`design/flow/config.mk`:
```
export PLATFORM = sky130hd
export DESIGN_NAME = cordic_dds
export DESIGN_NICKNAME = cordic_dds
export VERILOG_FILES = /design/flow/design.v
export SDC_FILE = /design/flow/constraint.sdc
export NUM_CORES = 4
export LEC_CHECK = 0
export CAP_MARGIN = 20
export CELL_PAD_IN_SITES_GLOBAL_PLACEMENT = 2
export CORE_MARGIN = 8
export CORE_UTILIZATION = 60
export GPL_TIMING_DRIVEN = 1
export SETUP_SLACK_MARGIN = 0.39
export SLEW_MARGIN = 5
export TNS_END_PERCENT = 90
```
`design/flow/constraint.sdc`:
```
create_clock -name core_clock -period 1.65 [get_ports {clk}]
set_input_delay 0.3300 -clock core_clock [delete_from_list [all_inputs] [get_ports {clk}]]
set_output_delay 0.3300 -clock core_clock [all_outputs]
set_load 0.01 [all_outputs]
```
`design/flow/design.v`:
```
`timescale 1ns / 1ps
module cordic_sin_cos#(
 parameter OUT_WIDTH = 16,
 parameter OUT_REGISTER_EN = 1,
 parameter K = 16'h4DBA
)(
 input                       clk,
 input                       rst_n,
 input  [19:0]               angle,
 output [OUT_WIDTH-1:0]      cos_o,
 output [OUT_WIDTH-1:0]      sin_o
    );
    localparam OUT_WIDTH_EXP = 4;
    localparam K_EXP = {K,{OUT_WIDTH_EXP{1'b0}}};
    localparam ITERATION_NUM = OUT_WIDTH;
    localparam [16*21-1:0] actan_table =  { 21'h20000,21'h12E40,21'h09FB4,21'h05111,
                                            21'h028B1,21'h0145D,21'h00A2F,21'h00518,
                                            21'h0028C,21'h00146,21'h000A3,21'h00051,
                                            21'h00029,21'h00014,21'h0000A,21'h00005};
    reg  signed [OUT_WIDTH+OUT_WIDTH_EXP:0]   real_x[0:ITERATION_NUM];
    reg  signed [OUT_WIDTH+OUT_WIDTH_EXP:0]   imag_y[0:ITERATION_NUM];
    reg  signed [20:0]                        angl_z[0:ITERATION_NUM];
    wire        [1:0]                         quadrant;
    reg  signed [OUT_WIDTH+OUT_WIDTH_EXP:0]   init_x;
    reg  signed [OUT_WIDTH+OUT_WIDTH_EXP:0]   init_y;
    reg  signed [20:0]                        init_z;
    assign quadrant = angle[19:18];
    always @(quadrant,angle) begin
        case (quadrant)
            2'b00:begin
                init_x = K_EXP;
                init_y = 0;
                init_z = {1'b0,angle};
            end
            2'b01:begin
                init_x = -K_EXP;
                init_y = 0;
                init_z = {3'b111,angle[17:0]};
            end
            2'b10: begin
                init_x = -K_EXP;
                init_y = 0;
                init_z = {3'b000,angle[17:0]};
            end
            2'b11:begin
                init_x = K_EXP;
                init_y = 0;
                init_z = {1'b1,angle};
            end
            default:begin
                init_x = 0;
                init_y = 0;
                init_z = 0;
            end
        endcase
    end
    always@(posedge clk or negedge rst_n)  
    begin
        if(rst_n == 1'b0)begin
            real_x[0] <= 'h0;
            imag_y[0] <= 'h0;
            angl_z[0] <= 'h0;
        end else begin
            real_x[0] <= init_x;
            imag_y[0] <= init_y;
            angl_z[0] <= init_z;
        end
    end
    genvar i;
    generate
        for (i = 1 ; i <= ITERATION_NUM; i= i + 1)
        begin: iter
                always@(posedge clk or negedge rst_n)  
                    begin
                        if(rst_n == 1'b0)begin
                            real_x[i] <= 'h0;
                            imag_y[i] <= 'h0;
                            angl_z[i] <= 'h0;
                        end else if(angl_z[i-1][20]==1'b1)begin  
                            real_x[i] <= real_x[i-1] + ( imag_y[i-1]>>>(i-1) );
                            imag_y[i] <= imag_y[i-1] - ( real_x[i-1]>>>(i-1) );
                            angl_z[i] <= angl_z[i-1] + $signed(actan_table[(21*(16-i+1)-1)-:21]);
                        end else begin
                            real_x[i] <= real_x[i-1] - ( imag_y[i-1]>>>(i-1) );
                            imag_y[i] <= imag_y[i-1] + ( real_x[i-1]>>>(i-1) );
                            angl_z[i] <= angl_z[i-1] - $signed(actan_table[(21*(16-i+1)-1)-:21]);
                        end
                    end
        end
    endgenerate
    wire [OUT_WIDTH:0]   real_x_cut;
    wire [OUT_WIDTH:0]   imag_y_cut;
    reg  [OUT_WIDTH-1:0] cos_over_pro;
    reg  [OUT_WIDTH-1:0] sin_over_pro;
    assign real_x_cut = real_x[ITERATION_NUM][OUT_WIDTH+OUT_WIDTH_EXP:OUT_WIDTH_EXP];
    assign imag_y_cut = imag_y[ITERATION_NUM][OUT_WIDTH+OUT_WIDTH_EXP:OUT_WIDTH_EXP];
    always@(*)begin
            case(real_x_cut[OUT_WIDTH:OUT_WIDTH-1])
                2'b00:cos_over_pro = real_x_cut[OUT_WIDTH-1:0];
                2'b01:cos_over_pro = {1'b0,{(OUT_WIDTH-1){1'b1}}};
                2'b10:cos_over_pro = {1'b1,{(OUT_WIDTH-2){1'b0}},1'b1};
                2'b11:cos_over_pro = real_x_cut[OUT_WIDTH-1:0];
                default:cos_over_pro = real_x_cut[OUT_WIDTH-1:0];
            endcase
    end
    always@(*)begin
            case(imag_y_cut[OUT_WIDTH:OUT_WIDTH-1])
                2'b00:sin_over_pro = imag_y_cut[OUT_WIDTH-1:0];
                2'b01:sin_over_pro = {1'b0,{(OUT_WIDTH-1){1'b1}}};
                2'b10:sin_over_pro = {1'b1,{(OUT_WIDTH-2){1'b0}},1'b1};
                2'b11:sin_over_pro = imag_y_cut[OUT_WIDTH-1:0];
                default:sin_over_pro = imag_y_cut[OUT_WIDTH-1:0];
            endcase
    end
    generate if (OUT_REGISTER_EN == 1'b1) begin:reg_out
        reg [OUT_WIDTH-1:0] cos_r;
        reg [OUT_WIDTH-1:0] sin_r;
        always@(posedge clk or negedge rst_n) begin
            if(rst_n == 1'b0)begin
                cos_r <= 'h0;
                sin_r <= 'h0;
            end else begin
                cos_r <= cos_over_pro;
                sin_r <= sin_over_pro;
            end
        end
        assign cos_o = cos_r;
        assign sin_o = sin_r;
    end else begin:no_reg_out
        assign cos_o = cos_over_pro;
        assign sin_o = sin_over_pro;
    end
    endgenerate
endmodule
`timescale 1ns / 1ps
module cordic_dds #(
 parameter OUT_WIDTH = 16,
 parameter OUT_REGISTER_EN = 1,
 parameter FREQ_WORD_INIITIAL = 32'h6D3A06,  
 parameter PHASE_WORD_INIITIAL = 0,
 parameter K = 16'h4DBA
)(
 input                      clk,
 input                      rst_n,
 input                      cfg_vld,
 input      [31:0]          cfg_freq_word,
 input      [31:0]          cfg_phase_word,
 output reg                 sig_vld_o,
 output     [OUT_WIDTH-1:0] sin_o,
 output     [OUT_WIDTH-1:0] cos_o
    );
 localparam PRO_DELAY = OUT_WIDTH + OUT_REGISTER_EN;
 reg [31:0] phase_accum;  
 reg [31:0] add_freq_wd;
 reg [4:0]  pro_cnt;
 always@(posedge clk or negedge rst_n)  
 begin
     if(rst_n == 1'b0)begin
         phase_accum <= PHASE_WORD_INIITIAL;
         add_freq_wd <= FREQ_WORD_INIITIAL;
     end else if(cfg_vld == 1'b1)begin 
         phase_accum <= cfg_phase_word;
         add_freq_wd <= cfg_freq_word;
     end else begin
         phase_accum <=  phase_accum + add_freq_wd;
     end
 end
 always@(posedge clk or negedge rst_n)  
 begin
     if(rst_n == 1'b0)begin
         pro_cnt <= 'h0;
         sig_vld_o <= 1'b0;
     end else if(pro_cnt == PRO_DELAY) begin
         pro_cnt <=  pro_cnt;
         sig_vld_o <= 1'b1;
     end else begin
         pro_cnt <=  pro_cnt + 1'b1;
         sig_vld_o <= 1'b0;
     end
 end
 cordic_sin_cos #(
 .OUT_WIDTH (OUT_WIDTH),
 .OUT_REGISTER_EN(OUT_REGISTER_EN),
 .K(K)
 )cordic_sin_cos_inst(
 .clk    (clk),
 .rst_n  (rst_n),
 .angle  (phase_accum[31:12]),
 .cos_o  (cos_o),
 .sin_o  (sin_o)
  );
endmodule
```
`design/flow/run.sh`:
```
#!/bin/bash
# the make line also repeats each setting of config.mk as NAME=value (left out here)
make -C /OpenROAD-flow-scripts/flow DESIGN_CONFIG=/design/flow/config.mk WORK_HOME=/design/flow/orfs CLKGATE_MAP_FILE= finish
```
==> results of run 1 <==
==> impl_metrics.ini, run 1 <==
; physical design summary
[logic_synthesis]
yosys.area.top_type_share = 0.3427
syn_avg_cell_area_sq_um = 9.340
syn-cell-area_sq_mm = 0.07521
post_synth_and_or_nand_nor_area_fraction = 0.1302
yosys.area_share.xor_xnor = 0.1184
yosys_register_bits = 1041
yosysUniqueCellTypes = 89
muxShareOfSynthArea = 0.01981
synthesis.instances = 8052
post_synth_fa_ha_maj_area_fraction = 0.1729
edf_count = 0
synthesis.yosys.warnings = 5
syn_nets = 9134
asr_flop_ratio_synth = 1.000
synth.cells.most_frequent = sky130_fd_sc_hd__dfrtp_1, sky130_fd_sc_hd__ha_1, sky130_fd_sc_hd__a21oi_1, sky130_fd_sc_hd__xnor2_1, sky130_fd_sc_hd__nor2_1
yosys_most_used_dff = sky130_fd_sc_hd__dfrtp_1
synth_seq_share = 0.3466
post-synth-top-count-cell = sky130_fd_sc_hd__dfrtp_1
top_logic_kind = AND-OR/OR-AND gates
post-synth-top-area-cell = sky130_fd_sc_hd__dfrtp_1
ys_sh_aoi = 0.1830
yosys_cells = 8052
synth.yosys.chip_area_sq_mm = 0.07521
ys_top_cells_by_area = sky130_fd_sc_hd__dfrtp_1, sky130_fd_sc_hd__ha_1, sky130_fd_sc_hd__xnor2_1

[floorplanning]
chipWidth_um = 370.0
floorplan.die_area_sq_mm = 0.1369
core-area_sq_mm = 0.1251
fp-row-count = 130
die-height_um = 370.0
initial_utilization = 0.6013

[status]
run_status = stopped before the end
first-error = [ERROR GPL-0301] Utilization 104.981 % exceeds 100%.
flow.stopped_at = 3_1_place_gp_skip_io
==> inputs of run 2 (changes only) <==
Settings changed: CELL_PAD_IN_SITES_GLOBAL_PLACEMENT 2 to not set, CORE_MARGIN 8 to 2, CORE_UTILIZATION 60 to 72, CTS_CLUSTER_DIAMETER set to 168, GPL_TIMING_DRIVEN 1 to not set, PLACE_DENSITY set to 0.62, SETUP_SLACK_MARGIN 0.39 to not set, SLEW_MARGIN 5 to 20, TNS_END_PERCENT 90 to not set.
Clock period 1.65 ns to 3.24 ns, I/O delays scaled along.
==> run 2 against run 1 <==
- the layout now fails its checks (setup timing)
- area after synthesis is the same
- synthesized cell count is the same
- die area shrank 22%
==> impl_metrics.ini, run 2 <==
; implementation run metrics
[clock_network]
cts.root.buffer_cell = sky130_fd_sc_hd__clkbuf_16
clkSlewWorstSetupHoldPaths_ns = 0.07
ctsHtreeMaxLevel = 3
insertion_delay_ns = 0.73
cts_tree = yes
cts.sinks = 1041
cts_buffers = 111
cts_max_path_buffers = 3

[sta]
setup-tns-final_ns = -18.81
fmaxAchievable_mhz = 264.2
timing.final.hold_violations = 0
post-route-min-period_ns = 3.785
fin_crit_sh = 1.168
tightestPinTransition_ns = 0.9049
finalSetupViolCount = 151
report.final.slew_viol_count = 0
finalClockSkew_ns = 0.02957
setup_ws_ns = -0.5447
timing.slew.headroom = 0.3945
rsz0062_at_grt = true

[setup_path]
endpoint = cordic_sin_cos_inst.imag_y[5][10]
crit_path_start_kind = flop
timing.critical_path.from = cordic_sin_cos_inst.angl_z[4][20]
reg2reg_setup_slack_ns = -0.54
critical_path_depth = 14
cp_common_cell = sky130_fd_sc_hd__buf_4
worst-setup-path-type = reg2reg
crit_path_cell_chain = buf_6 -> mux2i_1 -> buf_4 -> fa_1 -> a21o_1 -> a21oi_2 -> o21bai_1 -> a31oi_1 -> buf_4 -> nor2b_1 -> o21ai_0 -> nand2b_1 -> a21oi_1 -> xnor2_1
crit_family = AND-OR/OR-AND gates
reg2reg_from = cordic_sin_cos_inst.angl_z[4][20]
worst-path-max-fanout = 12
worstReg2RegEnd = cordic_sin_cos_inst.imag_y[5][10]
critical-path-max-stage-delay_ns = 0.53
critical_path_arrival_ns = 4.34
cpMaxStageDelayCell = sky130_fd_sc_hd__dfrtp_2
timing.reg2reg.worst_path_depth = 14
critical_path.n_buffers_inverters = 3
worstSetupEndpointType = flop
crit_required_ns = 3.79

[placement]
dpl.hpwl_um = 153000
place_congestion = 0.9696
dp_worst_setup_slack_ns = -0.3118
io_buffers = 99

[logic_synthesis]
synthesis.yosys.warnings = 5
syn_avg_cell_area_sq_um = 9.340
post-synth-top-count-cell = sky130_fd_sc_hd__dfrtp_1
edf_count = 0
post_synth_fa_ha_maj_area_fraction = 0.1729
ys_sh_aoi = 0.1830
synth.yosys.chip_area_sq_mm = 0.07521
post_synth_and_or_nand_nor_area_fraction = 0.1302
post-synth-top-area-cell = sky130_fd_sc_hd__dfrtp_1
synthesis.instances = 8052
yosys_register_bits = 1041
synth.cells.most_frequent = sky130_fd_sc_hd__dfrtp_1, sky130_fd_sc_hd__ha_1, sky130_fd_sc_hd__a21oi_1, sky130_fd_sc_hd__xnor2_1, sky130_fd_sc_hd__nor2_1
yosys_most_used_dff = sky130_fd_sc_hd__dfrtp_1
yosys.area.top_type_share = 0.3427
ys_top_cells_by_area = sky130_fd_sc_hd__dfrtp_1, sky130_fd_sc_hd__ha_1, sky130_fd_sc_hd__xnor2_1
yosysUniqueCellTypes = 89
yosys_cells = 8052
syn_nets = 9134
asr_flop_ratio_synth = 1.000
top_logic_kind = AND-OR/OR-AND gates
yosys.area_share.xor_xnor = 0.1184
muxShareOfSynthArea = 0.01981
syn-cell-area_sq_mm = 0.07521
synth_seq_share = 0.3466

[drt]
firstDrtPassIters = 8
detail-route-antenna-nets = 0
vias = 73030
detail_route.drc_violations = 0
wirelength_um = 253600
initialDrtViolationCount = 8486
drt-wirelength-per-cell_um = 23.66
count_of_inserted_antenna_diode_cells = 0
viasPerCell = 6.813

[global_route]
grt_start_max_net_pins = 79
grt_pass1_vias = 67140
antenna_violations_before_repair = 8
grt_pass1_wl_um = 339000
global_route.peak_usage_layer = met2
gr-total-overflow = 0
grt_use_met3 = 0.05401
global_routing_usage_on_met1 = 0.4865
globalRouteMet2Util = 0.6685
grt.total_usage = 0.3856

[floorplanning]
io_pins = 100
fp-row-count = 118
chipWidth_um = 327.2
die-height_um = 327.2
floorplan.die_area_sq_mm = 0.1071
initial_utilization = 0.7266
core-area_sq_mm = 0.1035

[cells_and_area]
flow.area_growth_from_synthesis_pct = 26.04
finish.net_count = 10330

[run]
drv.max_cap_violation_count = 0
warning_count = 92

[status]
checkFailReasons = setup timing
run_status = finished with violations

[worst_hold_path]
whs_path_depth = 3
hold_start = cfg_vld
holdCritPathClass = in2reg
holdPathEnd = phase_accum[27]
run 2: layer usage:
| metal | part of all wire | up-vias | wire [um] |
|---|---|---|---|
| met5 | 0.00032 | - | 80 |
| met4 | 0.075 | 12 | 19050 |
| met3 | 0.093 | 1852 | 23650 |
| met2 | 0.48 | 5177 | 120500 |
| met1 | 0.36 | 34800 | 90350 |
| li1 | - | 31180 | - |
run 2: timing repair:
action	in CTS	in global routing
setup buffers	56	151
gates cloned	0	1
hold endpoints to repair	38	0
endpoints found under the setup margin	161	265
resized	261	824
pin swaps	153	450
hold buffers	1	0
run 2: per-stage QoR:
step / instance area (sq um) / cells / utilization / hold WS (ns)
final: 94790 / 10720 / 0.9159 / 0.3246
after global routing: 94790 / 10720 / 0.9159 / 0.3470
after CTS: 90090 / 10570 / 0.8704 / 0.3054
after detailed placement: 84780 / 10310 / 0.8191 / 0.3347
after global placement: 84780 / 10310 / 0.8191 / 0.3327
after floorplan: 75420 / 8052 / - / 0.3312
run 2: area by class of cell:
type	instances	area, sq um
multi-input cells	6430	51450
flip-flops and latches	1041	26090
clock inverters	59	735.7
repair buffers	1199	9896
well taps	1380	1727
clock buffers	148	3138
fillers	4011	8708
inverters	462	1755
==> inputs of run 3 (changes only) <==
Settings changed: ABC_AREA set to 0, CAP_MARGIN 20 to 5, CELL_PAD_IN_SITES_DETAIL_PLACEMENT set to 1, CELL_PAD_IN_SITES_GLOBAL_PLACEMENT set to 1, CORE_ASPECT_RATIO set to 1.11, CORE_MARGIN 2 to 3, CORE_UTILIZATION 72 to 68, CTS_CLUSTER_DIAMETER 168 to 201, CTS_CLUSTER_SIZE set to 55, GPL_TIMING_DRIVEN set to 1, MAX_ROUTING_LAYER set to met4, MIN_ROUTING_LAYER set to met2, PLACE_DENSITY 0.62 to not set, PLACE_DENSITY_LB_ADDON set to 0.06, SETUP_SLACK_MARGIN set to 0.1.
Clock period 3.24 ns to 6.82 ns, I/O delays scaled along.
==> run 3 against run 2 <==
- the flow now stops in 5_1_grt
- synthesized cell count unchanged
- die area up 7.1%
- area after synthesis is the same
==> impl_metrics.ini, run 3 <==
; physical design summary
[status]
run_status = stopped before the end
flow.stopped_at = 5_1_grt
first-error = [ERROR GRT-0116] Global routing finished with congestion. Check the congestion regions in the DRC Viewer.

[logic_synthesis]
syn-cell-area_sq_mm = 0.07521
syn_avg_cell_area_sq_um = 9.340
edf_count = 0
syn_nets = 9134
post-synth-top-count-cell = sky130_fd_sc_hd__dfrtp_1
post_synth_and_or_nand_nor_area_fraction = 0.1302
synth_seq_share = 0.3466
yosysUniqueCellTypes = 89
synth.cells.most_frequent = sky130_fd_sc_hd__dfrtp_1, sky130_fd_sc_hd__ha_1, sky130_fd_sc_hd__a21oi_1, sky130_fd_sc_hd__xnor2_1, sky130_fd_sc_hd__nor2_1
yosys.area_share.xor_xnor = 0.1184
yosys_most_used_dff = sky130_fd_sc_hd__dfrtp_1
yosys.area.top_type_share = 0.3427
ys_top_cells_by_area = sky130_fd_sc_hd__dfrtp_1, sky130_fd_sc_hd__ha_1, sky130_fd_sc_hd__xnor2_1
muxShareOfSynthArea = 0.01981
post-synth-top-area-cell = sky130_fd_sc_hd__dfrtp_1
synthesis.yosys.warnings = 5
synthesis.instances = 8052
post_synth_fa_ha_maj_area_fraction = 0.1729
asr_flop_ratio_synth = 1.000
ys_sh_aoi = 0.1830
top_logic_kind = AND-OR/OR-AND gates
synth.yosys.chip_area_sq_mm = 0.07521
yosys_register_bits = 1041
yosys_cells = 8052

[placement]
dpl.hpwl_um = 216700
place_congestion = 1.049
io_buffers = 99

[clock_network]
ctsHoldBuffers = 0
cts_max_path_buffers = 3
ctsHtreeMaxLevel = 1
post_cts_resize_count = 0
cts.sinks = 1041
cts_buffers = 22
post_cts_buffers = 0
cts.root.buffer_cell = sky130_fd_sc_hd__clkbuf_16

[floorplanning]
fp-row-count = 127
core-area_sq_mm = 0.1088
chipWidth_um = 321.7
initial_utilization = 0.6909
floorplan.die_area_sq_mm = 0.1146
io_pins = 100
die-height_um = 356.4

[global_route]
grt.total_usage = 0.9500
gr-total-overflow = 1234
run 3: metrics by stage:
| stage | instance area, sq um | util | setup WS (ns) | cells |
|---|---|---|---|---|
| floorplan | 75210 | - | 3.288 | 8052 |
| global placement | 77780 | 0.7145 | 2.467 | 9479 |
| detailed placement | 77780 | 0.7145 | 1.850 | 9479 |
| CTS | 78410 | 0.7204 | 1.597 | 9511 |
run 3: per-layer routing:
metal,GRT overflow,GRT usage
met1,-,-
met5,-,-
met4,304,0.8897
met3,687,0.9712
met2,243,0.9623
==> inputs of run 4 (changes only) <==
Settings changed: ABC_AREA 0 to not set, CAP_MARGIN 5 to 20, CELL_PAD_IN_SITES_DETAIL_PLACEMENT 1 to not set, CELL_PAD_IN_SITES_GLOBAL_PLACEMENT 1 to not set, CORE_ASPECT_RATIO 1.11 to not set, CORE_MARGIN 3 to 2, CORE_UTILIZATION 68 to 62, CTS_CLUSTER_DIAMETER 201 to not set, CTS_CLUSTER_SIZE 55 to 100, GPL_TIMING_DRIVEN 1 to not set, MAX_ROUTING_LAYER met4 to not set, MIN_ROUTING_LAYER met2 to not set, PLACE_DENSITY_LB_ADDON 0.06 to not set, SETUP_SLACK_MARGIN 0.1 to not set.
Clock period 6.82 ns to 3.49 ns, I/O delays scaled along.
==> run 4 against run 3 <==
- the layout now fails its checks (setup timing)
- die area up 8.3%
- synthesized cell count unchanged
- area after synthesis stayed put
==> impl_metrics.ini, run 4 <==
; implementation run metrics
[sta]
setup-tns-final_ns = -0.01387
tightestPinTransition_ns = 0.9002
fmaxAchievable_mhz = 285.4
final.hold.worst_slack_ns = 0.3278
setup_ws_ns = -0.01387
report.final.slew_viol_count = 0
rsz0062_at_grt = true
timing.final.hold_violations = 0
timing.slew.headroom = 0.3976
fin_crit_sh = 1.004
finalSetupViolCount = 1
post-route-min-period_ns = 3.504
finalClockSkew_ns = 0.02824

[logic_synthesis]
syn_nets = 9134
syn_avg_cell_area_sq_um = 9.340
yosys_most_used_dff = sky130_fd_sc_hd__dfrtp_1
post-synth-top-count-cell = sky130_fd_sc_hd__dfrtp_1
synthesis.yosys.warnings = 5
post-synth-top-area-cell = sky130_fd_sc_hd__dfrtp_1
yosys.area_share.xor_xnor = 0.1184
ys_top_cells_by_area = sky130_fd_sc_hd__dfrtp_1, sky130_fd_sc_hd__ha_1, sky130_fd_sc_hd__xnor2_1
yosys_register_bits = 1041
yosysUniqueCellTypes = 89
synth_seq_share = 0.3466
post_synth_and_or_nand_nor_area_fraction = 0.1302
syn-cell-area_sq_mm = 0.07521
post_synth_fa_ha_maj_area_fraction = 0.1729
yosys_cells = 8052
synthesis.instances = 8052
edf_count = 0
asr_flop_ratio_synth = 1.000
synth.cells.most_frequent = sky130_fd_sc_hd__dfrtp_1, sky130_fd_sc_hd__ha_1, sky130_fd_sc_hd__a21oi_1, sky130_fd_sc_hd__xnor2_1, sky130_fd_sc_hd__nor2_1
synth.yosys.chip_area_sq_mm = 0.07521
ys_sh_aoi = 0.1830
top_logic_kind = AND-OR/OR-AND gates
yosys.area.top_type_share = 0.3427
muxShareOfSynthArea = 0.01981

[cells_and_area]
post_route_insts_no_fill = 10370
comb_area_sq_mm = 0.04865
finish.net_count = 9739
fillerInstances = 9105
flow.area_growth_from_synthesis_pct = 16.48
final-seq-area_sq_mm = 0.02608

[clock_network]
ctsHtreeMaxLevel = 3
cts.sinks = 1041
clkSlewWorstSetupHoldPaths_ns = 0.06
cts_tree = yes
cts_buffers = 114
cts.root.buffer_cell = sky130_fd_sc_hd__clkbuf_16
insertion_delay_ns = 0.73
cts_max_path_buffers = 3

[floorplanning]
core-area_sq_mm = 0.1201
fp-row-count = 127
initial_utilization = 0.6260
floorplan.die_area_sq_mm = 0.1241
die-height_um = 352.3
io_pins = 100
chipWidth_um = 352.3

[setup_path]
timing.critical_path.from = cordic_sin_cos_inst.imag_y[5][8]
critical_path_depth = 14
crit_family = simple AND/OR/NAND/NOR gates
critical_path_arrival_ns = 4.16
cpMaxStageDelayCell = sky130_fd_sc_hd__or4_4
endpoint = cordic_sin_cos_inst.real_x[6][19]
worstReg2RegEnd = cordic_sin_cos_inst.real_x[6][19]
critical-path-max-stage-delay_ns = 0.55
timing.reg2reg.worst_path_depth = 14
reg2reg_from = cordic_sin_cos_inst.imag_y[5][8]
reg2reg_setup_slack_ns = -0.01
crit_path_cell_chain = nor3_2 -> nand2_2 -> nor4b_4 -> buf_4 -> a31oi_1 -> xor2_1 -> ha_1 -> and2_1 -> o21ai_2 -> o31ai_4 -> or4_4 -> a31o_4 -> a21oi_2 -> xnor2_1
worst-path-max-fanout = 3
critical_path.n_buffers_inverters = 1
worstSetupEndpointType = flop
crit_required_ns = 4.15
worst-setup-path-type = reg2reg
crit_path_start_kind = flop

[placement]
dpl.hpwl_um = 144400
dp_worst_setup_slack_ns = -0.1489
place_congestion = 0.9281
io_buffers = 99
post-place-cells = 10100

[global_route]
grt_pass1_vias = 59420
grt_start_max_net_pins = 121
grt.total_usage = 0.2927
grt_pass1_wl_um = 301700
antenna_violations_before_repair = 6
gr-total-overflow = 0

[worst_hold_path]
hold_start = cordic_sin_cos_inst.angl_z[7][1]
holdCritPathClass = reg2reg
whs_path_depth = 0
holdPathEnd = cordic_sin_cos_inst.angl_z[8][1]

[drt]
detail-route-antenna-nets = 0
initialDrtViolationCount = 4277
viasPerCell = 5.906
wirelength_um = 186200
drt-wirelength-per-cell_um = 17.96
met3_routed_wl_um = 8802
firstDrtPassIters = 6
detail_route.wirelength.met1_um = 85170
detail_route.drc_violations = 0
vias = 61230
detailed_route_wirelength_on_metal2_um = 87280
maxUsedRoutingLayer = met5

[run]
warning_count = 96
drv.max_cap_violation_count = 0

[status]
checkFailReasons = setup timing
run_status = finished with violations
-- run 4: what timing repair did --
action	4_1_cts	5_1_grt
gates resized	31	394
pin swaps	9	143
hold buffers	1	0
endpoints found under the setup margin	28	201
buffers inserted	3	46
hold endpoints to repair	38	0
-- run 4: per-stage QoR --
step                instance area [sq um]  utilization
floorplan                           75210            -
global placement                    81470       0.6782
detailed placement                  81470       0.6782
CTS                                 85650       0.7130
global route                        87600       0.7292
finish                              87600       0.7292
-- run 4: layout make-up --
| type | instances | share of cell area |
|---|---|---|
| Multi-Input combinational cell | 6430 | 0.5553 |
| Tap cell | 1612 | 0.02302 |
| Antenna cell | 1 | 0.00002857 |
| Inverter | 462 | 0.01988 |
| Timing Repair Buffer | 608 | 0.05804 |
| Clock inverter | 69 | 0.01001 |
| Clock buffer | 144 | 0.03604 |
| Sequential cell | 1041 | 0.2977 |
-- run 4: per-layer routing --
| layer | vias up | global-route usage |
|---|---|---|
| met2 | 1451 | 0.4851 |
| met3 | 329 | 0.03736 |
| met4 | 6 | 0.07692 |
| li1 | 29990 | - |
| met5 | - | 0 |
| met1 | 29460 | 0.4058 |
==> inputs of run 5 (changes only) <==
Settings changed: ABC_AREA set to 1, CELL_PAD_IN_SITES_DETAIL_PLACEMENT set to 2, CELL_PAD_IN_SITES_GLOBAL_PLACEMENT set to 1, CORE_UTILIZATION 62 to 54, CTS_CLUSTER_SIZE 100 to 18, GPL_ROUTABILITY_DRIVEN set to 0, GPL_TIMING_DRIVEN set to 0, MAX_ROUTING_LAYER set to met4, MIN_ROUTING_LAYER set to met2, PLACE_DENSITY set to 0.74, SETUP_SLACK_MARGIN set to 0.1, SLEW_MARGIN 20 to 40.
Clock period 3.49 ns to 5.0 ns, I/O delays scaled along.
==> run 5 against run 4 <==
- the run now fails in 3_5_place_dp
- synthesized cell count grew 46%
- die area increased by 30%
- area after synthesis up 14%
==> impl_metrics.ini, run 5 <==
; physical design summary
[status]
run_status = stopped before the end
flow.stopped_at = 3_5_place_dp
first-error = Error: detail_place.tcl, 38 bad optional access

[logic_synthesis]
post-synth-top-area-cell = sky130_fd_sc_hd__dfrtp_1
synth.cells.most_frequent = sky130_fd_sc_hd__nand2_1, sky130_fd_sc_hd__inv_1, sky130_fd_sc_hd__nor2_1, sky130_fd_sc_hd__dfrtp_1, sky130_fd_sc_hd__ha_1
ys_sh_aoi = 0.1250
asr_flop_ratio_synth = 1.000
synth.yosys.chip_area_sq_mm = 0.08551
post-synth-top-count-cell = sky130_fd_sc_hd__nand2_1
yosysUniqueCellTypes = 69
muxShareOfSynthArea = 0
ys_top_cells_by_area = sky130_fd_sc_hd__dfrtp_1, sky130_fd_sc_hd__ha_1, sky130_fd_sc_hd__nand2_1
synthesis.yosys.warnings = 5
top_logic_kind = simple AND/OR/NAND/NOR gates
post_synth_fa_ha_maj_area_fraction = 0.1520
yosys_most_used_dff = sky130_fd_sc_hd__dfrtp_1
post_synth_and_or_nand_nor_area_fraction = 0.2669
yosys_register_bits = 1041
edf_count = 0
yosys_cells = 11780
syn-cell-area_sq_mm = 0.08551
syn_avg_cell_area_sq_um = 7.257
synth_seq_share = 0.3048
yosys.area.top_type_share = 0.3014
syn_nets = 12870
yosys.area_share.xor_xnor = 0.08680
synthesis.instances = 11780

[floorplanning]
die-height_um = 401.9
core-area_sq_mm = 0.1578
io_pins = 100
chipWidth_um = 401.9
initial_utilization = 0.5418
fp-row-count = 146
floorplan.die_area_sq_mm = 0.1615

[placement]
io_buffers = 99
[run 5: metrics by stage]
| stage | instance area [sq um] | instances | hold slack [ns] |
|---|---|---|---|
| global placement | 89090 | 13950 | 0.3347 |
| floorplan | 85510 | 11780 | 0.3312 |
==> inputs of run 6 (changes only) <==
Settings changed: ABC_AREA 1 to not set, CELL_PAD_IN_SITES_DETAIL_PLACEMENT 2 to not set, CELL_PAD_IN_SITES_GLOBAL_PLACEMENT 1 to not set, CORE_UTILIZATION 54 to 16, CTS_CLUSTER_SIZE 18 to not set, GPL_ROUTABILITY_DRIVEN 0 to not set, GPL_TIMING_DRIVEN 0 to not set, MAX_ROUTING_LAYER met4 to not set, MIN_ROUTING_LAYER met2 to not set, PLACE_DENSITY 0.74 to not set, SETUP_SLACK_MARGIN 0.1 to not set, SLEW_MARGIN 40 to 20.
Clock period 5.0 ns to 5.27 ns, I/O delays scaled along.
==> run 6 against run 5 <==
- now clean on timing, DRC and antenna
- synthesized cell count is 32% lower
- die area rose to 2.9 times the previous value
- area after synthesis down 12%
==> impl_metrics.ini, run 6 <==
; implementation run metrics
[cells_and_area]
finish.net_count = 9260
fillerInstances = 51440
flow.area_growth_from_synthesis_pct = 16.30

[clock_network]
cts_tree = yes
post_cts_buffers = 0
ctsHtreeMaxLevel = 3
cts_buffers = 99
cts_max_path_buffers = 3
insertion_delay_ns = 0.75
post_cts_resize_count = 0
clkSlewWorstSetupHoldPaths_ns = 0.07
cts.sinks = 1041
ctsHoldBuffers = 0
cts.root.buffer_cell = sky130_fd_sc_hd__clkbuf_16

[logic_synthesis]
post-synth-top-area-cell = sky130_fd_sc_hd__dfrtp_1
yosysUniqueCellTypes = 89
synth.cells.most_frequent = sky130_fd_sc_hd__dfrtp_1, sky130_fd_sc_hd__ha_1, sky130_fd_sc_hd__a21oi_1, sky130_fd_sc_hd__xnor2_1, sky130_fd_sc_hd__nor2_1
ys_sh_aoi = 0.1830
syn-cell-area_sq_mm = 0.07521
synthesis.yosys.warnings = 5
yosys.area.top_type_share = 0.3427
post_synth_and_or_nand_nor_area_fraction = 0.1302
yosys_register_bits = 1041
yosys.area_share.xor_xnor = 0.1184
top_logic_kind = AND-OR/OR-AND gates
edf_count = 0
synth.yosys.chip_area_sq_mm = 0.07521
post_synth_fa_ha_maj_area_fraction = 0.1729
ys_top_cells_by_area = sky130_fd_sc_hd__dfrtp_1, sky130_fd_sc_hd__ha_1, sky130_fd_sc_hd__xnor2_1
yosys_most_used_dff = sky130_fd_sc_hd__dfrtp_1
syn_avg_cell_area_sq_um = 9.340
syn_nets = 9134
synthesis.instances = 8052
yosys_cells = 8052
muxShareOfSynthArea = 0.01981
synth_seq_share = 0.3466
asr_flop_ratio_synth = 1.000
post-synth-top-count-cell = sky130_fd_sc_hd__dfrtp_1

[global_route]
grt_start_max_net_pins = 140
grt_pass1_vias = 55610
grt.total_usage = 0.06749
antenna_violations_before_repair = 3
gr-total-overflow = 0
grt_pass1_wl_um = 274700

[placement]
place_congestion = 0.8538
dpl.hpwl_um = 129200
dp_worst_setup_slack_ns = 1.052
io_buffers = 99

[sta]
report.final.slew_viol_count = 0
finalSetupViolCount = 0
final.hold.worst_slack_ns = 0.2723
finalClockSkew_ns = 0.05266
timing.slew.headroom = 0.3384
tightestPinTransition_ns = 0.9857
setup_ws_ns = 1.052
timing.final.hold_violations = 0
fmaxAchievable_mhz = 237.1
rsz0062_at_grt = false
setup-tns-final_ns = 0
post-route-min-period_ns = 4.218
fin_crit_sh = 0.8004

[setup_path]
critical-path-max-stage-delay_ns = 0.79
crit_path_cell_chain = nor3_1 -> nand2_1 -> nor4b_1 -> nor2_1 -> xnor2_1 -> ha_1 -> a21oi_1 -> nor3b_1 -> o21a_1 -> o31ai_1 -> or4_1 -> a31o_2 -> a21oi_1 -> xnor2_1
crit_required_ns = 5.93
worstSetupEndpointType = flop
timing.reg2reg.worst_path_depth = 14
worstReg2RegEnd = cordic_sin_cos_inst.real_x[6][19]
cpMaxStageDelayCell = sky130_fd_sc_hd__nor4b_1
reg2reg_from = cordic_sin_cos_inst.imag_y[5][10]
critical_path_depth = 14
worst-path-max-fanout = 4
critical_path_arrival_ns = 4.88
reg2reg_setup_slack_ns = 1.05
endpoint = cordic_sin_cos_inst.real_x[6][19]
worst-setup-path-type = reg2reg
crit_family = simple AND/OR/NAND/NOR gates
timing.critical_path.from = cordic_sin_cos_inst.imag_y[5][10]
crit_path_start_kind = flop
critical_path.n_buffers_inverters = 0

[drt]
detailed_route_wirelength_on_metal2_um = 77430
count_of_inserted_antenna_diode_cells = 0
detail-route-antenna-nets = 0
viasPerCell = 3.889
detail_route.wirelength.met1_um = 77470
vias = 56230
initialDrtViolationCount = 2853
met3_routed_wl_um = 4857
maxUsedRoutingLayer = met5
firstDrtPassIters = 5
drt-wirelength-per-cell_um = 11.39
wirelength_um = 164700
detail_route.drc_violations = 0

[status]
run_status = no timing/DRC/antenna violations

[floorplanning]
io_pins = 100
core-area_sq_mm = 0.4676
initial_utilization = 0.1608
die-height_um = 689.6
floorplan.die_area_sq_mm = 0.4755
chipWidth_um = 689.6
fp-row-count = 251

[run]
warning_count = 91
drv.max_cap_violation_count = 0

[worst_hold_path]
holdCritPathClass = in2async
==> run 6: metal layers <==
metal / GRT usage / up-vias
li1: - / 28980
met1: 0.08580 / 26150
met2: 0.1180 / 795
met3: 0.009214 / 293
met4: 0.02014 / 6
met5: 0 / -
==> run 6: per-stage QoR <==
| stage | cells | cell area [sq um] | utilization |
|---|---|---|---|
| final | 14460 | 87470 | 0.1870 |
| after detailed placement | 14280 | 83870 | 0.1794 |
| after global placement | 14280 | 83870 | 0.1794 |
| after floorplan | 8052 | 75210 | - |
| after CTS | 14460 | 87470 | 0.1870 |
| after global routing | 14460 | 87470 | 0.1870 |
==> run 6: final cells by class <==
class / instances / area (sq um) / share of cell area
Inverter: 462 / 1734 / 0.01983
Clock inverter: 50 / 838.3 / 0.009584
Clock buffer: 134 / 2759 / 0.03154
Multi-Input combinational cell: 6430 / 46950 / 0.5368
Tap cell: 6198 / 7755 / 0.08866
Timing Repair Buffer: 144 / 1366 / 0.01562
Sequential cell: 1041 / 26060 / 0.2980
==> inputs of run 7 (changes only) <==
Settings changed: CORE_UTILIZATION 16 to 41, SETUP_SLACK_MARGIN set to 0.33.
Clock period 5.27 ns to 2.13 ns, I/O delays scaled along.
==> run 7 against run 6 <==
- now fails the layout checks on setup timing
- area after synthesis unchanged
- via count grew 26%
- synthesized cell count stayed put
- wire length is 38% higher
==> impl_metrics.ini, run 7 <==
; implementation run metrics
[run]
warning_count = 92
drv.max_cap_violation_count = 0

[drt]
vias = 71030
count_of_inserted_antenna_diode_cells = 0
firstDrtPassIters = 6
viasPerCell = 5.152
drt-wirelength-per-cell_um = 16.54
detail_route.drc_violations = 0
detail-route-antenna-nets = 0
wirelength_um = 228000
initialDrtViolationCount = 3618

[logic_synthesis]
synthesis.yosys.warnings = 5
synth.yosys.chip_area_sq_mm = 0.07521
yosys.area.top_type_share = 0.3427
top_logic_kind = AND-OR/OR-AND gates
yosys.area_share.xor_xnor = 0.1184
post_synth_and_or_nand_nor_area_fraction = 0.1302
yosys_cells = 8052
ys_sh_aoi = 0.1830
ys_top_cells_by_area = sky130_fd_sc_hd__dfrtp_1, sky130_fd_sc_hd__ha_1, sky130_fd_sc_hd__xnor2_1
synth.cells.most_frequent = sky130_fd_sc_hd__dfrtp_1, sky130_fd_sc_hd__ha_1, sky130_fd_sc_hd__a21oi_1, sky130_fd_sc_hd__xnor2_1, sky130_fd_sc_hd__nor2_1
syn-cell-area_sq_mm = 0.07521
yosys_register_bits = 1041
syn_nets = 9134
yosysUniqueCellTypes = 89
asr_flop_ratio_synth = 1.000
synth_seq_share = 0.3466
post-synth-top-area-cell = sky130_fd_sc_hd__dfrtp_1
syn_avg_cell_area_sq_um = 9.340
post-synth-top-count-cell = sky130_fd_sc_hd__dfrtp_1
yosys_most_used_dff = sky130_fd_sc_hd__dfrtp_1
post_synth_fa_ha_maj_area_fraction = 0.1729
edf_count = 0
synthesis.instances = 8052
muxShareOfSynthArea = 0.01981

[sta]
setup-tns-final_ns = -428.62
setup_ws_ns = -1.259
report.final.slew_viol_count = 0
fmaxAchievable_mhz = 295.1
fin_crit_sh = 1.591
finalSetupViolCount = 683
timing.final.hold_violations = 0
timing.slew.headroom = 0.4285
post-route-min-period_ns = 3.389
tightestPinTransition_ns = 0.8457
finalClockSkew_ns = 0.03439
rsz0062_at_grt = true

[floorplanning]
core-area_sq_mm = 0.1827
floorplan.die_area_sq_mm = 0.1869
fp-row-count = 157
io_pins = 100
die-height_um = 432.3
chipWidth_um = 432.3
initial_utilization = 0.4117

[placement]
post-place-cells = 13200
placed_area_sq_mm = 0.1034
place_congestion = 0.8937
io_buffers = 99
dpl.hpwl_um = 177900

[worst_hold_path]
holdCritPathClass = in2async

[clock_network]
ctsHtreeMaxLevel = 3
cts_buffers = 120
cts.root.buffer_cell = sky130_fd_sc_hd__clkbuf_16
cts.sinks = 1041
cts_max_path_buffers = 3
clkSlewWorstSetupHoldPaths_ns = 0.06
cts_tree = yes
insertion_delay_ns = 0.79

[cells_and_area]
finish.utilization = 0.6342
post_route_insts_no_fill = 13790
fillerInstances = 14590
postLayoutCellArea_sq_mm = 0.1159
flow.area_growth_from_synthesis_pct = 54.05
finish.net_count = 12380

[setup_path]
timing.reg2reg.worst_path_depth = 14
critical_path_arrival_ns = 4.04
timing.critical_path.from = cordic_sin_cos_inst.real_x[12][16]
worst-setup-path-type = reg2reg
critical_path.n_buffers_inverters = 0
reg2reg_from = cordic_sin_cos_inst.real_x[12][16]
worst-path-max-fanout = 5
cpMaxStageDelayCell = sky130_fd_sc_hd__or4_4
crit_path_cell_chain = nor3_2 -> nand2b_1 -> or4_4 -> ha_4 -> mux2_4 -> ha_4 -> a21o_1 -> a21o_1 -> a21oi_4 -> o21ai_2 -> a21oi_2 -> a21oi_4 -> nor4_2 -> nor3_2
endpoint = cordic_sin_cos_inst.imag_y[13][20]
crit_path_start_kind = flop
critical-path-max-stage-delay_ns = 0.46
crit_required_ns = 2.78
worstReg2RegEnd = cordic_sin_cos_inst.imag_y[13][20]
reg2reg_setup_slack_ns = -1.26
critical_path_depth = 14
worstSetupEndpointType = flop
crit_family = simple AND/OR/NAND/NOR gates

[global_route]
grt_pass1_wl_um = 365700
grt_start_max_net_pins = 127
gr-total-overflow = 0
grt_pass1_vias = 72890
grt.total_usage = 0.2386
antenna_violations_before_repair = 1

[status]
checkFailReasons = setup timing
run_status = finished with violations
-- run 7: area by class of cell --
class	instances	area [sq um]	area share
Clock buffer	155	3304	0.02852
Clock inverter	74	1064	0.009180
Inverter	462	1832	0.01581
Multi-Input combinational cell	6430	54930	0.4742
Sequential cell	1041	26100	0.2253
Tap cell	2385	2984	0.02576
Timing Repair Buffer	3241	25640	0.2213
-- run 7: per-layer routing --
| metal | wire (um) | up-vias | GRT usage |
|---|---|---|---|
| met1 | 100700 | 34410 | 0.3046 |
| met3 | 6762 | 342 | 0.02263 |
| li1 | - | 35270 | - |
| met5 | 0 | - | 0 |
| met2 | 114600 | 1010 | 0.4272 |
| met4 | 5956 | 0 | 0.06626 |
-- run 7: per-stage QoR --
step	setup slack [ns]	hold slack, ns
after global placement	-1.875	0.3169
after floorplan	-1.176	0.1304
after global routing	-1.415	0.08960
after detailed placement	-1.433	0.3224
final	-1.259	0.1056
after CTS	-1.253	0.04166
-- run 7: timing repair --
item	CTS	global route
setup endpoints to repair	824	831
pin swaps	434	459
cloned	1	0
endpoints found under the hold margin	409	0
hold buffers	1	0
gates resized	499	569
buffers inserted	218	140
==> inputs of run 8 (changes only) <==
Settings changed: ABC_AREA set to 0, CELL_PAD_IN_SITES_DETAIL_PLACEMENT set to 2, CELL_PAD_IN_SITES_GLOBAL_PLACEMENT set to 1, CORE_ASPECT_RATIO set to 1.47, CORE_UTILIZATION 41 to 54, CTS_CLUSTER_DIAMETER set to 394, CTS_CLUSTER_SIZE set to 18, GPL_ROUTABILITY_DRIVEN set to 0, GPL_TIMING_DRIVEN set to 0, MAX_ROUTING_LAYER set to met4, MIN_ROUTING_LAYER set to met2, SETUP_SLACK_MARGIN 0.33 to 0.1, SLEW_MARGIN 20 to 40.
Clock period 2.13 ns to 2.83 ns, I/O delays scaled along.
==> run 8 against run 7 <==
- the run now fails in 3_5_place_dp
- area after synthesis unchanged
- die area decreased by 24%
- synthesized cell count unchanged
==> impl_metrics.ini, run 8 <==
; physical design summary
[logic_synthesis]
ys_top_cells_by_area = sky130_fd_sc_hd__dfrtp_1, sky130_fd_sc_hd__ha_1, sky130_fd_sc_hd__xnor2_1
synthesis.yosys.warnings = 5
syn-cell-area_sq_mm = 0.07521
asr_flop_ratio_synth = 1.000
synthesis.instances = 8052
post-synth-top-area-cell = sky130_fd_sc_hd__dfrtp_1
top_logic_kind = AND-OR/OR-AND gates
ys_sh_aoi = 0.1830
yosys.area_share.xor_xnor = 0.1184
yosysUniqueCellTypes = 89
synth.yosys.chip_area_sq_mm = 0.07521
syn_avg_cell_area_sq_um = 9.340
synth.cells.most_frequent = sky130_fd_sc_hd__dfrtp_1, sky130_fd_sc_hd__ha_1, sky130_fd_sc_hd__a21oi_1, sky130_fd_sc_hd__xnor2_1, sky130_fd_sc_hd__nor2_1
edf_count = 0
post_synth_and_or_nand_nor_area_fraction = 0.1302
yosys_cells = 8052
muxShareOfSynthArea = 0.01981
post-synth-top-count-cell = sky130_fd_sc_hd__dfrtp_1
yosys.area.top_type_share = 0.3427
yosys_register_bits = 1041
yosys_most_used_dff = sky130_fd_sc_hd__dfrtp_1
post_synth_fa_ha_maj_area_fraction = 0.1729
synth_seq_share = 0.3466
syn_nets = 9134

[floorplanning]
floorplan.die_area_sq_mm = 0.1423
core-area_sq_mm = 0.1387
initial_utilization = 0.5421
io_pins = 100
fp-row-count = 166
chipWidth_um = 311.8
die-height_um = 456.5

[placement]
io_buffers = 98

[status]
run_status = stopped before the end
first-error = [ERROR DPL-0033] detailed placement checks failed during check placement.
flow.stopped_at = 3_5_place_dp
[run 8: stage by stage]
| step | hold WS, ns | cells | setup slack [ns] | area [sq um] |
|---|---|---|---|---|
| 3_3_place_gp | 0.3323 | 9998 | -47.77 | 81110 |
| 2_1_floorplan | 0.2704 | 8052 | -0.4761 | 77820 |
==> inputs of run 9 (changes only) <==
Settings changed: ABC_AREA 0 to not set, CELL_PAD_IN_SITES_DETAIL_PLACEMENT 2 to not set, CELL_PAD_IN_SITES_GLOBAL_PLACEMENT 1 to 0, CORE_ASPECT_RATIO 1.47 to not set, CORE_UTILIZATION 54 to 67, CTS_CLUSTER_DIAMETER 394 to not set, CTS_CLUSTER_SIZE 18 to 57, GPL_ROUTABILITY_DRIVEN 0 to not set, GPL_TIMING_DRIVEN 0 to 1, MAX_ROUTING_LAYER met4 to not set, MIN_ROUTING_LAYER met2 to not set, SETUP_SLACK_MARGIN 0.1 to -0.12, SLEW_MARGIN 40 to 5, TNS_END_PERCENT set to 90.
Clock period 2.83 ns to 1.65 ns, I/O delays scaled along.
==> run 9 against run 8 <==
- the flow stops in 4_1_cts
- area after synthesis did not move
- synthesized cell count stayed put
- die area down 19%
==> impl_metrics.ini, run 9 <==
; physical design summary
[logic_synthesis]
synth.yosys.chip_area_sq_mm = 0.07521
synthesis.yosys.warnings = 5
yosys_register_bits = 1041
edf_count = 0
syn_nets = 9134
ys_top_cells_by_area = sky130_fd_sc_hd__dfrtp_1, sky130_fd_sc_hd__ha_1, sky130_fd_sc_hd__xnor2_1
muxShareOfSynthArea = 0.01981
yosys_most_used_dff = sky130_fd_sc_hd__dfrtp_1
synth_seq_share = 0.3466
synthesis.instances = 8052
syn_avg_cell_area_sq_um = 9.340
synth.cells.most_frequent = sky130_fd_sc_hd__dfrtp_1, sky130_fd_sc_hd__ha_1, sky130_fd_sc_hd__a21oi_1, sky130_fd_sc_hd__xnor2_1, sky130_fd_sc_hd__nor2_1
post-synth-top-count-cell = sky130_fd_sc_hd__dfrtp_1
ys_sh_aoi = 0.1830
asr_flop_ratio_synth = 1.000
yosys_cells = 8052
post_synth_fa_ha_maj_area_fraction = 0.1729
syn-cell-area_sq_mm = 0.07521
yosys.area_share.xor_xnor = 0.1184
post_synth_and_or_nand_nor_area_fraction = 0.1302
yosysUniqueCellTypes = 89
top_logic_kind = AND-OR/OR-AND gates
yosys.area.top_type_share = 0.3427
post-synth-top-area-cell = sky130_fd_sc_hd__dfrtp_1

[floorplanning]
chipWidth_um = 339.0
floorplan.die_area_sq_mm = 0.1149
die-height_um = 339.0
initial_utilization = 0.6777
io_pins = 100
core-area_sq_mm = 0.1110
fp-row-count = 122

[status]
run_status = stopped before the end
first-error = [ERROR DPL-0038] Utilization greater than 100%, impossible to legalize
flow.stopped_at = 4_1_cts

[placement]
post-place-cells = 12340
dp_worst_setup_slack_ns = -2.046
io_buffers = 99
place_congestion = 0.9687
dpl.hpwl_um = 210700
## run 9: per-stage QoR
stage               cell area, sq um  TNS, ns    util
floorplan                      79050  -572.99       -
detailed placement            102500  -834.97  0.9240
global placement              102500  -731.50  0.9240
==> inputs of run 10 (changes only) <==
Settings changed: CELL_PAD_IN_SITES_GLOBAL_PLACEMENT 0 to not set, CORE_UTILIZATION 67 to 66, CTS_CLUSTER_SIZE 57 to not set, GPL_TIMING_DRIVEN 1 to not set, SETUP_SLACK_MARGIN -0.12 to not set, SLEW_MARGIN 5 to 20, TNS_END_PERCENT 90 to not set.
Clock period 1.65 ns to 3.36 ns, I/O delays scaled along.
==> run 10 against run 9 <==
- now fails the layout checks on setup timing
- area after synthesis stayed put
- die area is 1.5% higher
- synthesized cell count stayed put
==> impl_metrics.ini, run 10 <==
; implementation run metrics
[worst_hold_path]
whs_path_depth = 0
hold_start = cordic_sin_cos_inst.angl_z[8][0]
holdPathEnd = cordic_sin_cos_inst.angl_z[9][0]
holdCritPathClass = reg2reg

[setup_path]
critical-path-max-stage-delay_ns = 0.38
worstSetupEndpointType = flop
critical_path_depth = 17
critical_path_arrival_ns = 4.13
endpoint = cordic_sin_cos_inst.real_x[14][20]
timing.critical_path.from = cordic_sin_cos_inst.imag_y[13][14]
worstReg2RegEnd = cordic_sin_cos_inst.real_x[14][20]
crit_required_ns = 3.98
worst-path-max-fanout = 6
crit_family = AND-OR/OR-AND gates
crit_path_start_kind = flop
reg2reg_from = cordic_sin_cos_inst.imag_y[13][14]
timing.reg2reg.worst_path_depth = 17
critical_path.n_buffers_inverters = 3
cpMaxStageDelayCell = sky130_fd_sc_hd__dfrtp_1
reg2reg_setup_slack_ns = -0.15
crit_path_cell_chain = inv_1 -> ha_4 -> nand3b_1 -> buf_4 -> buf_4 -> nand2_1 -> xnor2_1 -> ha_1 -> nor3_1 -> o211ai_1 -> nor4b_4 -> a311o_1 -> o21ai_2 -> o211a_1 -> o21bai_1 -> a21oi_1 -> xnor2_1
worst-setup-path-type = reg2reg

[logic_synthesis]
edf_count = 0
synth_seq_share = 0.3466
post_synth_fa_ha_maj_area_fraction = 0.1729
yosysUniqueCellTypes = 89
yosys_register_bits = 1041
syn-cell-area_sq_mm = 0.07521
yosys.area.top_type_share = 0.3427
synth.yosys.chip_area_sq_mm = 0.07521
yosys_cells = 8052
ys_sh_aoi = 0.1830
post-synth-top-count-cell = sky130_fd_sc_hd__dfrtp_1
yosys.area_share.xor_xnor = 0.1184
ys_top_cells_by_area = sky130_fd_sc_hd__dfrtp_1, sky130_fd_sc_hd__ha_1, sky130_fd_sc_hd__xnor2_1
syn_nets = 9134
yosys_most_used_dff = sky130_fd_sc_hd__dfrtp_1
syn_avg_cell_area_sq_um = 9.340
synthesis.yosys.warnings = 5
synthesis.instances = 8052
muxShareOfSynthArea = 0.01981
post_synth_and_or_nand_nor_area_fraction = 0.1302
synth.cells.most_frequent = sky130_fd_sc_hd__dfrtp_1, sky130_fd_sc_hd__ha_1, sky130_fd_sc_hd__a21oi_1, sky130_fd_sc_hd__xnor2_1, sky130_fd_sc_hd__nor2_1
post-synth-top-area-cell = sky130_fd_sc_hd__dfrtp_1
top_logic_kind = AND-OR/OR-AND gates
asr_flop_ratio_synth = 1.000

[global_route]
gr-total-overflow = 0
grt_pass1_wl_um = 314900
grt_start_max_net_pins = 97
antenna_violations_before_repair = 2
grt.total_usage = 0.3281
grt_pass1_vias = 62760

[sta]
setup_ws_ns = -0.1471
post-route-min-period_ns = 3.507
fmaxAchievable_mhz = 285.1
timing.slew.headroom = 0.4211
finalSetupViolCount = 9
timing.final.hold_violations = 0
report.final.slew_viol_count = 0
tightestPinTransition_ns = 0.8566
finalClockSkew_ns = 0.03551
rsz0062_at_grt = true
final.hold.worst_slack_ns = 0.3267
fin_crit_sh = 1.044

[cells_and_area]
fillerInstances = 7263
comb_area_sq_mm = 0.04935
flow.area_growth_from_synthesis_pct = 20.34
final-seq-area_sq_mm = 0.02608
finish.net_count = 10030

[clock_network]
cts_tree = yes
cts_max_path_buffers = 3
insertion_delay_ns = 0.74
cts_buffers = 113
cts.root.buffer_cell = sky130_fd_sc_hd__clkbuf_16
ctsHtreeMaxLevel = 3
clkSlewWorstSetupHoldPaths_ns = 0.06
cts.sinks = 1041

[drt]
drt-wirelength-per-cell_um = 18.69
firstDrtPassIters = 6
wirelength_um = 197000
detail_route.drc_violations = 0
viasPerCell = 6.036
detail-route-antenna-nets = 0
vias = 63630
initialDrtViolationCount = 4526

[run]
drv.max_cap_violation_count = 0
warning_count = 92

[placement]
dpl.hpwl_um = 148500
dp_worst_setup_slack_ns = -0.2136
place_congestion = 0.9759
io_buffers = 99

[floorplanning]
initial_utilization = 0.6667
fp-row-count = 123
chipWidth_um = 341.6
io_pins = 100
die-height_um = 341.6
floorplan.die_area_sq_mm = 0.1167
core-area_sq_mm = 0.1128

[status]
checkFailReasons = setup timing
run_status = finished with violations
==> run 10: stage by stage <==
step / TNS, ns / util / cells / area (sq um)
2_1_floorplan: -0.1307 / - / 8052 / 75260
3_5_place_dp: -4.940 / 0.7369 / 10220 / 83120
6_report: -0.5558 / 0.8022 / 10540 / 90500
3_3_place_gp: -0.7544 / 0.7369 / 10220 / 83120
4_1_cts: -0.2536 / 0.7801 / 10460 / 88000
5_1_grt: -4.487 / 0.8022 / 10540 / 90500
==> run 10: final cells by class <==
| type | count | area share |
|---|---|---|
| inverter | 462 | 0.01938 |
| tap | 1500 | 0.02074 |
| multi-input combinational | 6430 | 0.5453 |
| timing repair buffer | 898 | 0.08099 |
| clock inverter | 64 | 0.01027 |
| sequential | 1041 | 0.2881 |
| clock buffer | 145 | 0.03514 |
| antenna | 1 | 0.00002765 |
==> run 10: layer usage <==
| metal | global-route usage | vias to the layer above | part of all wire |
|---|---|---|---|
| met2 | 0.5673 | 1824 | 0.49 |
| li1 | - | 30530 | - |
| met3 | 0.04150 | 414 | 0.049 |
| met5 | 0 | - | 0 |
| met1 | 0.4295 | 30860 | 0.43 |
| met4 | 0.1016 | 0 | 0.030 |
==> run 10: timing repair <==
action | in CTS | in global routing
hold endpoints to repair | 36 | 0
pin swaps | 77 | 260
setup buffers | 34 | 81
endpoints found under the setup margin | 78 | 214
gates cloned | 0 | 0
hold buffers | 1 | 0
resized | 132 | 482
==> inputs of run 11 (changes only) <==
Settings changed: CELL_PAD_IN_SITES_GLOBAL_PLACEMENT set to 2, CORE_UTILIZATION 66 to 70, GPL_TIMING_DRIVEN set to 1, SETUP_SLACK_MARGIN set to -0.07, SLEW_MARGIN 20 to 5, TNS_END_PERCENT set to 90.
Clock period 3.36 ns to 1.65 ns, I/O delays scaled along.
==> run 11 against run 10 <==
- the flow now stops in 3_1_place_gp_skip_io
- synthesized cell count unchanged
- area after synthesis unchanged
- die area is 5.6% lower
==> impl_metrics.ini, run 11 <==
; physical design summary
[status]
run_status = stopped before the end
flow.stopped_at = 3_1_place_gp_skip_io
first-error = [ERROR GPL-0301] Utilization 122.999 % exceeds 100%.

[logic_synthesis]
synthesis.yosys.warnings = 5
yosys.area_share.xor_xnor = 0.1184
synth.cells.most_frequent = sky130_fd_sc_hd__dfrtp_1, sky130_fd_sc_hd__ha_1, sky130_fd_sc_hd__a21oi_1, sky130_fd_sc_hd__xnor2_1, sky130_fd_sc_hd__nor2_1
post_synth_and_or_nand_nor_area_fraction = 0.1302
post-synth-top-count-cell = sky130_fd_sc_hd__dfrtp_1
yosys_cells = 8052
asr_flop_ratio_synth = 1.000
synth.yosys.chip_area_sq_mm = 0.07521
ys_top_cells_by_area = sky130_fd_sc_hd__dfrtp_1, sky130_fd_sc_hd__ha_1, sky130_fd_sc_hd__xnor2_1
synthesis.instances = 8052
yosys.area.top_type_share = 0.3427
yosys_register_bits = 1041
muxShareOfSynthArea = 0.01981
ys_sh_aoi = 0.1830
yosys_most_used_dff = sky130_fd_sc_hd__dfrtp_1
syn-cell-area_sq_mm = 0.07521
syn_nets = 9134
top_logic_kind = AND-OR/OR-AND gates
syn_avg_cell_area_sq_um = 9.340
synth_seq_share = 0.3466
post_synth_fa_ha_maj_area_fraction = 0.1729
post-synth-top-area-cell = sky130_fd_sc_hd__dfrtp_1
edf_count = 0
yosysUniqueCellTypes = 89

[floorplanning]
die-height_um = 331.8
initial_utilization = 0.7045
fp-row-count = 120
chipWidth_um = 331.8
core-area_sq_mm = 0.1068
floorplan.die_area_sq_mm = 0.1101
==> inputs of run 12 (changes only) <==
Settings changed: CELL_PAD_IN_SITES_GLOBAL_PLACEMENT 2 to not set, CORE_UTILIZATION 70 to 72, CTS_CLUSTER_DIAMETER set to 378, CTS_CLUSTER_SIZE set to 100, GPL_TIMING_DRIVEN 1 to not set, PLACE_DENSITY set to 0.41, SETUP_SLACK_MARGIN -0.07 to -0.17, SLEW_MARGIN 5 to 20, TNS_END_PERCENT 90 to not set.
Clock period 1.65 ns to 2.75 ns, I/O delays scaled along.
==> run 12 against run 11 <==
- the run fails in 4_1_cts
- area after synthesis is the same
- synthesized cell count is the same
- die area shrank 2.7%
==> impl_metrics.ini, run 12 <==
; physical design summary
[status]
flow.stopped_at = 4_1_cts
first-error = [ERROR DPL-0033] detailed placement checks failed during check placement.
run_status = stopped before the end

[floorplanning]
floorplan.die_area_sq_mm = 0.1071
die-height_um = 327.2
fp-row-count = 118
core-area_sq_mm = 0.1035
chipWidth_um = 327.2
initial_utilization = 0.7266
io_pins = 100

[logic_synthesis]
post-synth-top-area-cell = sky130_fd_sc_hd__dfrtp_1
yosysUniqueCellTypes = 89
post_synth_fa_ha_maj_area_fraction = 0.1729
yosys.area.top_type_share = 0.3427
muxShareOfSynthArea = 0.01981
synth_seq_share = 0.3466
synth.yosys.chip_area_sq_mm = 0.07521
synthesis.yosys.warnings = 5
yosys_cells = 8052
yosys_register_bits = 1041
post-synth-top-count-cell = sky130_fd_sc_hd__dfrtp_1
syn-cell-area_sq_mm = 0.07521
yosys_most_used_dff = sky130_fd_sc_hd__dfrtp_1
edf_count = 0
ys_top_cells_by_area = sky130_fd_sc_hd__dfrtp_1, sky130_fd_sc_hd__ha_1, sky130_fd_sc_hd__xnor2_1
synth.cells.most_frequent = sky130_fd_sc_hd__dfrtp_1, sky130_fd_sc_hd__ha_1, sky130_fd_sc_hd__a21oi_1, sky130_fd_sc_hd__xnor2_1, sky130_fd_sc_hd__nor2_1
post_synth_and_or_nand_nor_area_fraction = 0.1302
asr_flop_ratio_synth = 1.000
yosys.area_share.xor_xnor = 0.1184
syn_nets = 9134
ys_sh_aoi = 0.1830
synthesis.instances = 8052
top_logic_kind = AND-OR/OR-AND gates
syn_avg_cell_area_sq_um = 9.340

[placement]
io_buffers = 99
dpl.hpwl_um = 180300
placed_area_sq_mm = 0.09405
place_congestion = 0.9717
==> run 12: per-stage QoR <==
stage / setup WS [ns] / std cells / utilization
after detailed placement: -0.7274 / 11380 / 0.9088
after global placement: -0.5526 / 11380 / 0.9088
after floorplan: -0.5577 / 8052 / -
==> inputs of run 13 (changes only) <==
Settings changed: CTS_CLUSTER_DIAMETER 378 to 226, CTS_CLUSTER_SIZE 100 to not set, PLACE_DENSITY 0.41 to not set, SETUP_SLACK_MARGIN -0.17 to not set.
Clock period 2.75 ns to 3.01 ns, I/O delays scaled along.
==> run 13 against run 12 <==
- the flow stops in 5_1_grt
- synthesized cell count is the same
- die area stayed put
- area after synthesis is the same
==> impl_metrics.ini, run 13 <==
; physical design summary
[logic_synthesis]
ys_sh_aoi = 0.1830
synth.cells.most_frequent = sky130_fd_sc_hd__dfrtp_1, sky130_fd_sc_hd__ha_1, sky130_fd_sc_hd__a21oi_1, sky130_fd_sc_hd__xnor2_1, sky130_fd_sc_hd__nor2_1
synthesis.yosys.warnings = 5
synthesis.instances = 8052
yosys.area_share.xor_xnor = 0.1184
yosys_register_bits = 1041
synth.yosys.chip_area_sq_mm = 0.07521
yosys_cells = 8052
syn-cell-area_sq_mm = 0.07521
ys_top_cells_by_area = sky130_fd_sc_hd__dfrtp_1, sky130_fd_sc_hd__ha_1, sky130_fd_sc_hd__xnor2_1
yosys.area.top_type_share = 0.3427
syn_nets = 9134
top_logic_kind = AND-OR/OR-AND gates
muxShareOfSynthArea = 0.01981
syn_avg_cell_area_sq_um = 9.340
post-synth-top-count-cell = sky130_fd_sc_hd__dfrtp_1
yosysUniqueCellTypes = 89
yosys_most_used_dff = sky130_fd_sc_hd__dfrtp_1
post_synth_fa_ha_maj_area_fraction = 0.1729
edf_count = 0
post_synth_and_or_nand_nor_area_fraction = 0.1302
synth_seq_share = 0.3466
post-synth-top-area-cell = sky130_fd_sc_hd__dfrtp_1
asr_flop_ratio_synth = 1.000

[floorplanning]
die-height_um = 327.2
core-area_sq_mm = 0.1035
floorplan.die_area_sq_mm = 0.1071
fp-row-count = 118
chipWidth_um = 327.2
io_pins = 100
initial_utilization = 0.7266

[clock_network]
ctsHtreeMaxLevel = 3
cts_buffers = 111
cts_max_path_buffers = 3
cts.sinks = 1041
cts.root.buffer_cell = sky130_fd_sc_hd__clkbuf_16

[status]
first-error = [ERROR GRT-0116] Global routing finished with congestion. Check the congestion regions in the DRC Viewer.
flow.stopped_at = 5_1_grt
run_status = stopped before the end

[placement]
io_buffers = 99
place_congestion = 0.9992
dpl.hpwl_um = 166400

[global_route]
grt.total_usage = 0.6927
gr-total-overflow = 69
==> run 13: repair_timing <==
item | in CTS
setup endpoints to repair | 317
pin swaps | 639
resized | 909
hold buffers | 1
hold endpoints to repair | 25
setup buffers | 285
==> run 13: metal layers <==
metal  track usage  GRT overflow
met3        0.4780             0
met1        0.6848             0
met2        0.9245            34
met5        0.1260             2
met4        0.6918            33
==> run 13: metrics by stage <==
step / setup slack [ns] / instance area [sq um] / instances / hold slack [ns]
after CTS: -0.4592 / 98950 / 11270 / 0.3367
after global placement: -0.3174 / 89200 / 10800 / 0.3321
after floorplan: -0.2977 / 76320 / 8052 / 0.3064
after detailed placement: -0.4877 / 89200 / 10800 / 0.3347
